==> wip/juniper: inputs <==
## testSlave
module testSlave(input clk, input reset,
    input  S_AXI_RREADY,
    output S_AXI_RVALID,
    output[5:0] S_AXI_RID,
    output[31:0] S_AXI_RDATA,
    output[1:0] S_AXI_RRESP,
    output S_AXI_RLAST,
    output S_AXI_ARREADY,
    input  S_AXI_ARVALID,
    input [5:0] S_AXI_ARID,
    input [5:0] S_AXI_ARADDR,
    input [7:0] S_AXI_ARLEN,
    input [2:0] S_AXI_ARSIZE,
    input [1:0] S_AXI_ARBURST,
    output S_AXI_WREADY,
    input  S_AXI_WVALID,
    input [31:0] S_AXI_WDATA,
    input [3:0] S_AXI_WSTRB,
    input  S_AXI_WLAST,
    output S_AXI_AWREADY,
    input  S_AXI_AWVALID,
    input [5:0] S_AXI_AWID,
    input [5:0] S_AXI_AWADDR,
    input [7:0] S_AXI_AWLEN,
    input [2:0] S_AXI_AWSIZE,
    input [1:0] S_AXI_AWBURST,
    input  S_AXI_BREADY,
    output S_AXI_BVALID,
    output[5:0] S_AXI_BID,
    output[1:0] S_AXI_BRESP
);
export LEC_CHECK = 0
export CAP_MARGIN = 15
export CELL_PAD_IN_SITES_DETAIL_PLACEMENT = 0
export CORE_ASPECT_RATIO = 1.31
export CORE_MARGIN = 2
export CORE_UTILIZATION = 72
export CTS_CLUSTER_DIAMETER = 64
export CTS_CLUSTER_SIZE = 15
export MAX_ROUTING_LAYER = met4
export PLACE_DENSITY = 0.44
export SETUP_SLACK_MARGIN = 0.7
export SLEW_MARGIN = 35
export TNS_END_PERCENT = 5
create_clock -name core_clock -period 2.4 [get_ports {clk}]
run.sh (not shown) runs the stock make flow with config.mk's settings and CLKGATE_MAP_FILE=.
==> wip/garnet: changes against wip/juniper <==
--- a/flow/config.mk
+++ b/flow/config.mk
@@ -12,8 +12,7 @@
 export CORE_UTILIZATION = 72
 export CTS_CLUSTER_DIAMETER = 64
-export CTS_CLUSTER_SIZE = 15
+export CTS_CLUSTER_SIZE = 18
 export MAX_ROUTING_LAYER = met4
-export PLACE_DENSITY = 0.44
-export SETUP_SLACK_MARGIN = 0.7
+export PLACE_DENSITY_LB_ADDON = 0.04
 export SLEW_MARGIN = 35
-export TNS_END_PERCENT = 5
+export TNS_END_PERCENT = 40
==> flow/constraint.sdc (replaced) <==
create_clock -name core_clock -period 1.74 [get_ports {clk}]
set_input_delay 0.3480 -clock core_clock [delete_from_list [all_inputs] [get_ports {clk}]]
set_output_delay 0.3480 -clock core_clock [all_outputs]
set_load 0.01 [all_outputs]
==> qor summary <==
metric	wip/juniper	wip/garnet
Result of the run	complete, no violations	did not finish
Stage where the flow stopped	-	global routing
Post-synthesis share of cell area spent on xor and xnor gates	0.5322%	0.5322%
Seq/Total Area, Yosys	67.51%	67.51%
Worst slack after detailed placement	-0.1101 ns	-0.6182 ns
Synthesized flop and latch total	596	596
Cell count in the Yosys report	2002	2002
Adder share	0.9503%	0.9503%
Std-Cell Core Area	36230 sq um	36230 sq um
Sink count of the clock tree	596	596
Post-CTS Hold Fix Bufs	0	0
H-tree depth reported by CTS	2	2
Total half-perimeter wirelength after legalization and detailed placement	40.55 mm	43.46 mm
Setup Buffers After CTS	28	54
Count of unique library cells instantiated by Yosys	56	56
And+or+nand+nor area frac	19.30%	19.30%
Fraction of registers with async set/reset	0%	0%
Number of enable flip-flop cells	584	584
Weighted congestion at the end of routability-driven global placement	0.8596	0.9110
Number of warnings issued by yosys	1	1
Number of cells after detailed placement	2548	2659
Chip area estimate from yosys synthesis	26330 sq um	26330 sq um
Post-DP Area	29070 sq um	30070 sq um
Total clock buffers created by CTS	46	39
Number of top-level pins	148	148
Post-cts sizing count	55	115
Share of the synthesized area in the top cell type	66.60%	66.60%

========
==> 11-24 <==
Starting RTL as in the previous note.
==> flow/config.mk <==
export PLATFORM = sky130hd
export DESIGN_NAME = testSlave
export DESIGN_NICKNAME = testSlave
export VERILOG_FILES = /design/flow/design.v
export SDC_FILE = /design/flow/constraint.sdc
export NUM_CORES = 4
export LEC_CHECK = 0
export ABC_AREA = 1
export CAP_MARGIN = 20
export CELL_PAD_IN_SITES_DETAIL_PLACEMENT = 0
export CORE_MARGIN = 2
export CORE_UTILIZATION = 21
export CTS_CLUSTER_DIAMETER = 38
export CTS_CLUSTER_SIZE = 70
export GPL_TIMING_DRIVEN = 1
export PLACE_DENSITY = 0.72
export SETUP_SLACK_MARGIN = 0.44
export SLEW_MARGIN = 20
==> flow/constraint.sdc <==
create_clock -name core_clock -period 2.78 [get_ports {clk}]
set_input_delay 0.5560 -clock core_clock [delete_from_list [all_inputs] [get_ports {clk}]]
set_output_delay 0.5560 -clock core_clock [all_outputs]
set_load 0.01 [all_outputs]
==> 12-12: changes against 11-24 <==
==> flow/config.mk (replaced) <==
export PLATFORM = sky130hd
export DESIGN_NAME = testSlave
export DESIGN_NICKNAME = testSlave
export VERILOG_FILES = /design/flow/design.v
export SDC_FILE = /design/flow/constraint.sdc
export NUM_CORES = 4
export LEC_CHECK = 0
export ABC_AREA = 1
export CAP_MARGIN = 35
export CORE_MARGIN = 2
export CORE_UTILIZATION = 40
export GPL_ROUTABILITY_DRIVEN = 0
export MAX_ROUTING_LAYER = met4
export PLACE_DENSITY = 0.6
export SLEW_MARGIN = 20
export TNS_END_PERCENT = 20
==> flow/constraint.sdc (replaced) <==
create_clock -name core_clock -period 3.6 [get_ports {clk}]
set_input_delay 0.7200 -clock core_clock [delete_from_list [all_inputs] [get_ports {clk}]]
set_output_delay 0.7200 -clock core_clock [all_outputs]
set_load 0.01 [all_outputs]
==> reports/results.ini <==
[setup_path]
crit_required_ns = 3.11

[run_status]
status = finished clean

[detailed_routing]
drt-met1-wl_mm = 30.0
num_vias = 19200
wl_met3_mm = 8.65

[placed_design]
dpl_worst_slack_ns = 0.120

[global_route]
antenna_found_initial = 6

[final_layout]
buffers = 227

(the above is from 11-24)
==> reports/results.ini <==
[setup_path]
crit_required_ns = 3.91

[detailed_routing]
num_vias = 18700
wl_per_cell_um = 22.0
drc = 0
wl_met3_mm = 7.16
drt-met1-wl_mm = 30.8

[global_route]
antenna_found_initial = 0

[final_layout]
buffers = 185

[run_status]
status = finished clean

[placed_design]
dpl_worst_slack_ns = 0.330

(the above is from 12-12)

========
==> inputs of raven <==
Starting RTL as in the previous note.
clock: 2.73 ns
lec_check: 0
cap_margin: 15
cell_pad_in_sites_detail_placement: 0
core_aspect_ratio: 1.31
core_margin: 2
core_utilization: 72
cts_cluster_diameter: 64
cts_cluster_size: 18
max_routing_layer: met4
place_density: 0.67
setup_slack_margin: 0.55
slew_margin: 35
tns_end_percent: 40
==> harbor (differences from raven) <==
- CAP_MARGIN: 15 -> 20
- CELL_PAD_IN_SITES_DETAIL_PLACEMENT: 0 -> default
- CORE_ASPECT_RATIO: 1.31 -> default
- CORE_UTILIZATION: 72 -> 58
- CTS_CLUSTER_DIAMETER: 64 -> default
- CTS_CLUSTER_SIZE: 18 -> default
- MAX_ROUTING_LAYER: met4 -> default
- PLACE_DENSITY: 0.67 -> default
- SETUP_SLACK_MARGIN: 0.55 -> 0.6
- SLEW_MARGIN: 35 -> 20
- TNS_END_PERCENT: 40 -> default
==> flow/constraint.sdc (replaced) <==
create_clock -name core_clock -period 3.32 [get_ports {clk}]
set_input_delay 0.6640 -clock core_clock [delete_from_list [all_inputs] [get_ports {clk}]]
set_output_delay 0.6640 -clock core_clock [all_outputs]
set_load 0.01 [all_outputs]
==> sierra (differences from raven) <==
- CAP_MARGIN: 15 -> 20
- CELL_PAD_IN_SITES_DETAIL_PLACEMENT: 0 -> default
- CORE_ASPECT_RATIO: 1.31 -> default
- CTS_CLUSTER_DIAMETER: 64 -> default
- CTS_CLUSTER_SIZE: 18 -> 42
- MAX_ROUTING_LAYER: met4 -> default
- PLACE_DENSITY: 0.67 -> 0.65
- SETUP_SLACK_MARGIN: 0.55 -> 0.66
- SLEW_MARGIN: 35 -> 20
- TNS_END_PERCENT: 40 -> default
==> flow/constraint.sdc (replaced) <==
create_clock -name core_clock -period 2.27 [get_ports {clk}]
set_input_delay 0.4540 -clock core_clock [delete_from_list [all_inputs] [get_ports {clk}]]
set_output_delay 0.4540 -clock core_clock [all_outputs]
set_load 0.01 [all_outputs]
==> results <==
|  | harbor | raven | sierra |
|---|---|---|---|
| Run status | timing/DRC/antenna clean | timing/DRC/antenna clean | complete, but fails checks |
| Reasons for failing layout checks | - | - | setup timing |
| Cts repair resizes | 4 | 59 | 181 |
| Crit path DAT | 3100 ps | 2650 ps | 3330 ps |
| Multi-input combinational area share | 0.255 | 0.257 | 0.241 |
| Delay of the slowest cell on the worst path | 540 ps | 490 ps | 500 ps |
| Total detailed-routing wirelength | 69.5 mm | 72.4 mm | 114 mm |
| Sequential cell area in the final layout | 17,800 sq um | 17,800 sq um | 17,800 sq um |
| Core area | 45,100 sq um | 36,200 sq um | 36,300 sq um |
| Initial cell density of the core | 0.584 | 0.727 | 0.724 |
| Maximum VDD drop | 0.418 mV | 0.665 mV | 0.824 mV |
| Detailed-router iteration count before antenna repair | 8 | 8 | 14 |
| Met2 Usage GRT | 0.449 | 0.575 | 0.723 |
| Top cell by count, worst path | sky130_fd_sc_hd__and3_1 | sky130_fd_sc_hd__and3_1 | - |
| Maximum number of pins on one net before global-route repair | 85 | 107 | 48 |
| Uppermost layer routed | met5 | met4 | met5 |
| Clock latency at the later pin of the worst-skew pair | 640 ps | 560 ps | 660 ps |
| Leakage dissipation | 11.7 nW | 12.0 nW | 13.9 nW |
| Die height | 217 um | 223 um | 195 um |
| Worst clock skew on the final layout | 28.6 ps | 19.1 ps | 28.1 ps |
| Vias in the first global route | 16,600 | 17,700 | 20,600 |

========
==> inputs of nickel <==
testSlave again, from the RTL that the note above started with.
make LEC_CHECK=0 ABC_AREA=1 CAP_MARGIN=20 CORE_MARGIN=2 CORE_UTILIZATION=72 CTS_CLUSTER_SIZE=42 PLACE_DENSITY=0.79 SETUP_SLACK_MARGIN=0.66 SLEW_MARGIN=20 finish   # period 2.27 ns
==> quartz (differences from nickel) <==
==> flow/config.mk (replaced) <==
export PLATFORM = sky130hd
export DESIGN_NAME = testSlave
export DESIGN_NICKNAME = testSlave
export VERILOG_FILES = /design/flow/design.v
export SDC_FILE = /design/flow/constraint.sdc
export NUM_CORES = 4
export LEC_CHECK = 0
export CAP_MARGIN = 20
export CORE_MARGIN = 2
export CORE_UTILIZATION = 65
export PLACE_DENSITY = 0.6
export SLEW_MARGIN = 20
==> flow/constraint.sdc (replaced) <==
create_clock -name core_clock -period 1.67 [get_ports {clk}]
set_input_delay 0.3340 -clock core_clock [delete_from_list [all_inputs] [get_ports {clk}]]
set_output_delay 0.3340 -clock core_clock [all_outputs]
set_load 0.01 [all_outputs]
==> qor summary <==
| item | nickel | quartz |
|---|---|---|
| XOR-XNOR Cells, Area Fraction | 0.401% | 0.532% |
| Adder-cell share of the synthesized area | 0.956% | 0.950% |
| Synthesized-area fraction occupied by and/or/nand/nor cells | 19.6% | 19.3% |
| DP Cell Count | 3050 | 2685 |
| Die Area | 37900 um2 | 42100 um2 |
| Placement Rows | 69 | 73 |
| Dominant cell area share | 67.0% | 66.6% |
| Sequential element share of the synthesized area | 67.9% | 67.5% |
| Height of the die | 195 um | 205 um |
| Buffer count from post-CTS setup fixing | 53 | 25 |
| Chip area line of the yosys report | 26200 um2 | 26300 um2 |
| Mean instance size in the synthesized netlist | 10.5 um2 | 13.2 um2 |
| Yosys cell count | 2488 | 2002 |
| Run status | did not finish | complete, but fails checks |
| Last stage reached | global routing (5_1_grt) | - |
| Layout check failures | - | setup timing |
| Starting utilization of the core area | 73.4% | 66.1% |

========
==> inputs of job 1502 <==
Starting RTL as in the previous note.
## testSlave
module testSlave(input clk, input reset,
    input  S_AXI_RREADY,
    output S_AXI_RVALID,
    output[5:0] S_AXI_RID,
    output[31:0] S_AXI_RDATA,
    output[1:0] S_AXI_RRESP,
    output S_AXI_RLAST,
    output S_AXI_ARREADY,
    input  S_AXI_ARVALID,
    input [5:0] S_AXI_ARID,
    input [5:0] S_AXI_ARADDR,
    input [7:0] S_AXI_ARLEN,
    input [2:0] S_AXI_ARSIZE,
    input [1:0] S_AXI_ARBURST,
    output S_AXI_WREADY,
    input  S_AXI_WVALID,
    input [31:0] S_AXI_WDATA,
    input [3:0] S_AXI_WSTRB,
    input  S_AXI_WLAST,
    output S_AXI_AWREADY,
    input  S_AXI_AWVALID,
    input [5:0] S_AXI_AWID,
    input [5:0] S_AXI_AWADDR,
    input [7:0] S_AXI_AWLEN,
    input [2:0] S_AXI_AWSIZE,
    input [1:0] S_AXI_AWBURST,
    input  S_AXI_BREADY,
    output S_AXI_BVALID,
    output[5:0] S_AXI_BID,
    output[1:0] S_AXI_BRESP
);
  reg [1:0] axi_bresp;
  wire[1:0] T0;
  wire[1:0] T1;
  wire T2;
  wire T3;
  wire T4;
  wire T5;
  wire T6;
  reg  axi_bvalid;
  wire T7;
  wire T8;
  wire T9;
  wire T10;
  wire T11;
  wire T12;
  wire T13;
  wire T14;
  wire T15;
  reg  axi_wready;
  wire T16;
  wire T17;
  wire T18;
  wire T19;
  wire T20;
  wire T21;
  wire T22;
  wire T23;
  wire T24;
  wire T25;
  wire T26;
  wire T27;
  wire T28;
  reg  axi_awv_awr_flag;
  wire T29;
  wire T30;
  wire T31;
  wire T32;
  wire T33;
  wire T34;
  wire T35;
  reg  axi_arv_arr_flag;
  wire T36;
  wire T37;
  wire T38;
  wire T39;
  wire T40;
  wire T41;
  wire T42;
  wire T43;
  wire T44;
  wire T45;
  wire T46;
  reg  axi_arready;
  wire T47;
  wire T48;
  wire T49;
  wire T50;
  wire T51;
  wire T52;
  wire T53;
  wire T54;
  reg [7:0] axi_arlen;
  wire[7:0] T55;
  wire[7:0] T56;
  wire T57;
  wire T58;
  wire T59;
  wire T60;
  wire T61;
  wire T62;
  wire T63;
  ...
Settings: LEC_CHECK=0, CAP_MARGIN=5, CORE_MARGIN=2, CORE_UTILIZATION=72, CTS_CLUSTER_SIZE=41, PLACE_DENSITY=0.65, SETUP_SLACK_MARGIN=0.4, SLEW_MARGIN=20; clock period 1.82 ns.
==> inputs of job 471, as changes to job 1502 <==
- CTS_CLUSTER_SIZE: 41 -> 37
- PLACE_DENSITY: 0.65 -> not set
==> flow/constraint.sdc (replaced) <==
create_clock -name core_clock -period 2.39 [get_ports {clk}]
set_input_delay 0.4780 -clock core_clock [delete_from_list [all_inputs] [get_ports {clk}]]
set_output_delay 0.4780 -clock core_clock [all_outputs]
set_load 0.01 [all_outputs]
==> results <==
Run status: job 1502 complete, but fails checks; job 471 complete, but fails checks
Violated checks: job 1502 setup timing; job 471 setup timing
Critical R2R Launch: job 1502 axi_awaddr[3]$_DFFE_PP_; job 471 axi_awaddr[2]$_DFFE_PP_
Layout overhead on the synthesized area: job 1502 25.82%; job 471 26.14%
Post-Route Skew: job 1502 0.02570 ns; job 471 0.01861 ns
Length of routed wiring on met1: job 1502 27.69 mm; job 471 28.21 mm
Post-CTS setup buffer count: job 1502 13; job 471 27
Worst path buffer plus inverter count: job 1502 3; job 471 2
Delay of the slowest critical-path stage: job 1502 0.58 ns; job 471 0.53 ns
Relative max-transition margin: job 1502 46.69%; job 471 47.63%
Fraction of area in registers: job 1502 53.67%; job 471 53.54%
Power dissipated in combinational cells: job 1502 5550 uW; job 471 4110 uW
Post-layout util: job 1502 91.15%; job 471 91.38%
Final-report setup violation count: job 1502 1,139; job 471 37
Aggregate routed wire length: job 1502 80.59 mm; job 471 86.88 mm
Routed length on met2: job 1502 38.78 mm; job 471 39.88 mm
Cycle use final: job 1502 138.0%; job 471 104.8%
Fill cell instance count of the final layout: job 1502 1,316; job 471 1,241
Detailed placer's ending HPWL: job 1502 43.46 mm; job 471 42.56 mm
Relative area of clock buffers and inverters in the final design: job 1502 5.325%; job 471 5.583%
Comb area share: job 1502 24.71%; job 471 24.85%
Data required time of the critical path: job 1502 2.19 ns; job 471 2.76 ns
Routed length per placed instance: job 1502 28.87 um; job 471 31.59 um
Multi-input logic area: job 1502 0.008187 sq mm; job 471 0.008254 sq mm
Final layout net count: job 1502 2,391; job 471 2,342
Vias per cell: job 1502 7.077; job 471 7.277
Number of placed instances with taps included: job 1502 2,630; job 471 2,545
Power is estimated from default activity; no workload was simulated.
